// pow_5_pipe
module pow_5_pipe
(
    input             clock,
    input      [17:0] n,
    output reg [17:0] n_pow_5
);
clock: 5.56 ns
lec_check: 0
cap_margin: 20
cell_pad_in_sites_global_placement: 3
core_aspect_ratio: 1.93
core_margin: 8
core_utilization: 40
cts_cluster_diameter: 143
cts_cluster_size: 77
gpl_routability_driven: 0
gpl_timing_driven: 0
place_density_lb_addon: 0.09
setup_slack_margin: 0.51
slew_margin: 25
run.sh (not shown) runs the stock make flow with config.mk's settings and CLKGATE_MAP_FILE=.
Rerun with:
Settings changed: CELL_PAD_IN_SITES_GLOBAL_PLACEMENT 3 to unset, CORE_ASPECT_RATIO 1.93 to unset, CORE_MARGIN 8 to 2, CTS_CLUSTER_DIAMETER 143 to unset, CTS_CLUSTER_SIZE 77 to unset, GPL_ROUTABILITY_DRIVEN 0 to unset.
Clock period 5.56 ns to 6.4 ns, I/O delays scaled along.
The changed run produced a clean layout; non-clock buffer count came out lower by 63; cell count falls by 0.93%; global-route usage decreases by 1.2 points; wire length went down by about 18%; core utilization went down by 3.3 points; first-iteration DRC count fell by about 20%; cell area came out lower by 7.2%.
Rerun with:
Settings changed: CTS_CLUSTER_DIAMETER set to 297, CTS_CLUSTER_SIZE set to 100, GPL_TIMING_DRIVEN 0 to unset, HOLD_SLACK_MARGIN set to 0.28, PLACE_DENSITY_LB_ADDON 0.09 to unset, SETUP_SLACK_MARGIN 0.51 to unset, SLEW_MARGIN 25 to 20.
Outcome:
- fmax is lower by a few percent
- critical path depth is higher by 1
- non-clock buffer count is lower by 32
- core utilization is lower by 0.28 points
- first-iteration DRC count is higher by a quarter to a third
Rerun with:
Settings changed: CORE_UTILIZATION 40 to 9, CTS_CLUSTER_DIAMETER 297 to unset, CTS_CLUSTER_SIZE 100 to unset, HOLD_SLACK_MARGIN 0.28 to unset.
Clock period 6.4 ns to 9.96 ns, I/O delays scaled along.
After rerunning: Die area climbs to 4.4 times its value; register-to-register slack is better by 3500 ps; non-clock buffer count goes down by 35; count of clock-buffer cells in the layout goes up by 1; first-iteration DRC count is higher by 11%; final area came out higher by 12%; cell count grows by 79%; sequential share of layout area shrinks by 1.1 points.

* * *

job 101:
pow_5_pipe again, from the RTL that the note above started with.
clock: 5.56 ns
lec_check: 0
cap_margin: 20
cell_pad_in_sites_global_placement: 3
core_aspect_ratio: 1.93
core_margin: 8
core_utilization: 40
cts_cluster_diameter: 143
cts_cluster_size: 68
gpl_routability_driven: 1
gpl_timing_driven: 0
place_density_lb_addon: 0.09
setup_slack_margin: 0.51
slew_margin: 25
Job 101 finished all stages; the layout is clean.
Inputs modified between job 101 and job 102:
# job 101
export LEC_CHECK = 0
export CAP_MARGIN = 20
export CELL_PAD_IN_SITES_GLOBAL_PLACEMENT = 3
export CORE_ASPECT_RATIO = 1.93
export CORE_MARGIN = 8
export CORE_UTILIZATION = 40
export CTS_CLUSTER_DIAMETER = 143
export CTS_CLUSTER_SIZE = 68
export GPL_ROUTABILITY_DRIVEN = 1
export GPL_TIMING_DRIVEN = 0
export PLACE_DENSITY_LB_ADDON = 0.09
export SETUP_SLACK_MARGIN = 0.51
export SLEW_MARGIN = 25
create_clock -name core_clock -period 5.56 [get_ports {clock}]
# job 102
export LEC_CHECK = 0
export CAP_MARGIN = 20
export CORE_MARGIN = 2
export CORE_UTILIZATION = 40
export SLEW_MARGIN = 20
create_clock -name core_clock -period 6.23 [get_ports {clock}]
## What came out
Largest net degree at the start of global routing: job 101 and job 102 compared, higher one is job 102. When job 102 is measured against job 101, its fraction of the core area covered by cells at the end of the flow turns out 3.5 points lower. Job 102 vs job 101 on violation count after the first detailed-route iteration: job 102 is the higher one. Compared with job 101, job 102 shows clock-buffer cell count lower by 1. Of the two candidates, job 101 has the worse worst setup slack and job 102 the better one. In the tables for job 101 and job 102, wire length reads higher with job 101. Detailed placer's ending HPWL for job 102: 28% down relative to job 101. Between job 102 and job 101, it is job 102 whose final standard cell area without fillers is lower, by about 7.5%.
Edits applied to the flow inputs when going from job 102 to job 103:
# job 102
export LEC_CHECK = 0
export CAP_MARGIN = 20
export CORE_MARGIN = 2
export CORE_UTILIZATION = 40
export SLEW_MARGIN = 20
create_clock -name core_clock -period 6.23 [get_ports {clock}]
# job 103
export LEC_CHECK = 0
export CAP_MARGIN = 20
export CORE_MARGIN = 2
export CORE_UTILIZATION = 64
export MAX_ROUTING_LAYER = met4
export SLEW_MARGIN = 20
create_clock -name core_clock -period 4.38 [get_ports {clock}]
==> comparison <==
Compared job 103 vs job 102, and area added between synthesis and finish is up in job 103. Re setup clock skew after layout: job 103 is 6.0 ps down on job 102. To summarise job 103: no stage aborted, but the layout did not pass its checks, failing on setup timing. Compared with job 102, job 103 shows path depth of the worst reg2reg path higher by 3. Total of plain and repair buffers excluding clock buffers grows by more than 100% when moving from job 102 to job 103. Job 103 gives more number of vias in the routed layout than job 102 did.
Setup changes, job 103 to job 104
# job 103
export LEC_CHECK = 0
export CAP_MARGIN = 20
export CORE_MARGIN = 2
export CORE_UTILIZATION = 64
export MAX_ROUTING_LAYER = met4
export SLEW_MARGIN = 20
create_clock -name core_clock -period 4.38 [get_ports {clock}]
# job 104
export LEC_CHECK = 0
export CAP_MARGIN = 20
export CORE_MARGIN = 2
export CORE_UTILIZATION = 64
export CTS_CLUSTER_DIAMETER = 306
export CTS_CLUSTER_SIZE = 100
export SLEW_MARGIN = 20
create_clock -name core_clock -period 6.4 [get_ports {clock}]
==> results <==
Job 104 finished end to end and its layout was clean on timing, DRC and antenna.
Re die area: no difference whatsoever between job 103 and job 104.
Setup slack of the most critical reg-to-reg path improves in job 104 relative to job 103.
Delta (job 104 minus job 103): biggest fanout along the worst timing path up 4.
[inputs] job 105 vs job 104
# job 104
export LEC_CHECK = 0
export CAP_MARGIN = 20
export CORE_MARGIN = 2
export CORE_UTILIZATION = 64
export CTS_CLUSTER_DIAMETER = 306
export CTS_CLUSTER_SIZE = 100
export SLEW_MARGIN = 20
create_clock -name core_clock -period 6.4 [get_ports {clock}]
# job 105
export LEC_CHECK = 0
export CAP_MARGIN = 20
export CELL_PAD_IN_SITES_GLOBAL_PLACEMENT = 3
export CORE_ASPECT_RATIO = 1.93
export CORE_MARGIN = 2
export CORE_UTILIZATION = 40
export CTS_CLUSTER_SIZE = 94
export GPL_TIMING_DRIVEN = 0
export PLACE_DENSITY_LB_ADDON = 0.09
export SETUP_SLACK_MARGIN = 0.51
export SLEW_MARGIN = 25
create_clock -name core_clock -period 6.4 [get_ports {clock}]
==> comparison <==
Job 105 vs job 104: maximum frequency from static timing analysis up in job 105
The data arrival time at the worst-slack endpoint of job 105 is lower than that of job 104.
First-pass GRT wire length was lower in the run labelled job 104.
Job 104 vs job 105, highest-delay cell along the critical path: sky130_fd_sc_hd__clkdlybuf4s50_1 vs sky130_fd_sc_hd__fa_2

* * *

== lane 1 ==
Starting RTL as in the previous note.
// pow_5_pipe
module pow_5_pipe
(
    input             clock,
    input      [17:0] n,
    output reg [17:0] n_pow_5
);
clock: 11.2 ns
lec_check: 0
abc_area: 1
cap_margin: 20
cell_pad_in_sites_global_placement: 2
core_aspect_ratio: 0.57
core_margin: 10
core_utilization: 41
gpl_routability_driven: 0
max_routing_layer: met4
min_routing_layer: met2
place_density_lb_addon: 0.14
slew_margin: 20
tns_end_percent: 90
The layout from lane 1, despite a flow that completed every stage, fails the layout checks, with the failing checks listed as DRC.
## Diff of input files: lane 2 against lane 1
- changing CORE_ASPECT_RATIO from 0.57 to 1.4
==> comparison <==
Summary of lane 2 over lane 1: largest clock skew in the final design moved down; smallest setup slack after layout rose 0.29 ns. Worst hold slack sits lower in lane 2 than in lane 1. Lane 2 finished end to end and its layout was clean on timing, DRC and antenna. [lane 2] total track usage fell 3.3 points relative to lane 1.
> inputs changed (lane 2 -> lane 3)
- a deleted ABC_AREA that had been 1
- a change of CORE_MARGIN from 10 to 2
- a deleted GPL_ROUTABILITY_DRIVEN that had been 0
- a deleted MIN_ROUTING_LAYER that had been met2
- a deleted PLACE_DENSITY_LB_ADDON that had been 0.14
- a deleted CORE_ASPECT_RATIO that had been 1.4
- a change of CORE_UTILIZATION from 41 to 65
- a deleted TNS_END_PERCENT that had been 90
- a deleted MAX_ROUTING_LAYER that had been met4
- a deleted CELL_PAD_IN_SITES_GLOBAL_PLACEMENT that had been 2
- a change of the clock period (ns, I/O delays scaled along) from 11.2 to 5.23
[summary]
Of the two values seen for critical path endpoint, n_pow_2[16] was produced by lane 3 and n_pow_2[17] by lane 2.
Multi-input gate share of total cell area (lane 3 over lane 2): increase, 1.4 points
Changes observed in lane 3 relative to lane 2: area after synthesis decreased 1500 sq um, yosys-reported design area after synthesis went down 6.7%, overall routing resource usage now larger.
Between lane 2 and lane 3, tap cell count decreased.
Lane 2 → lane 3: post-route worst setup slack went down 3.92 ns, area of the chip went down about 50%.
In lane 3 the implementation completed, yet the final layout does not meet the checks, the culprit being setup timing.
Relative to lane 3, the following input files were edited for lane 4:
- putting CTS_CLUSTER_DIAMETER at 85 where nothing was set
- swapping 65 for 72 in CORE_UTILIZATION
- swapping 20 for 0 in CAP_MARGIN
- putting PLACE_DENSITY_LB_ADDON at 0.26 where nothing was set
Notes after the runs:
Complete run, failing final checks: lane 3, reason setup timing. The flow for lane 4 finished, though final verification flagged setup timing. Any difference in area growth from synthesis to final layout between lane 4 and lane 3 is small enough to ignore. On placeable core area, lane 4 does better than lane 3. Final standard cell count with taps included and fillers excluded shrinks by a few percent when moving from lane 3 to lane 4. Compared with lane 3, in lane 4 cell area stayed essentially flat; worst endpoint data arrival time saw an increase; total area of multi-input combinational cells now sits higher.
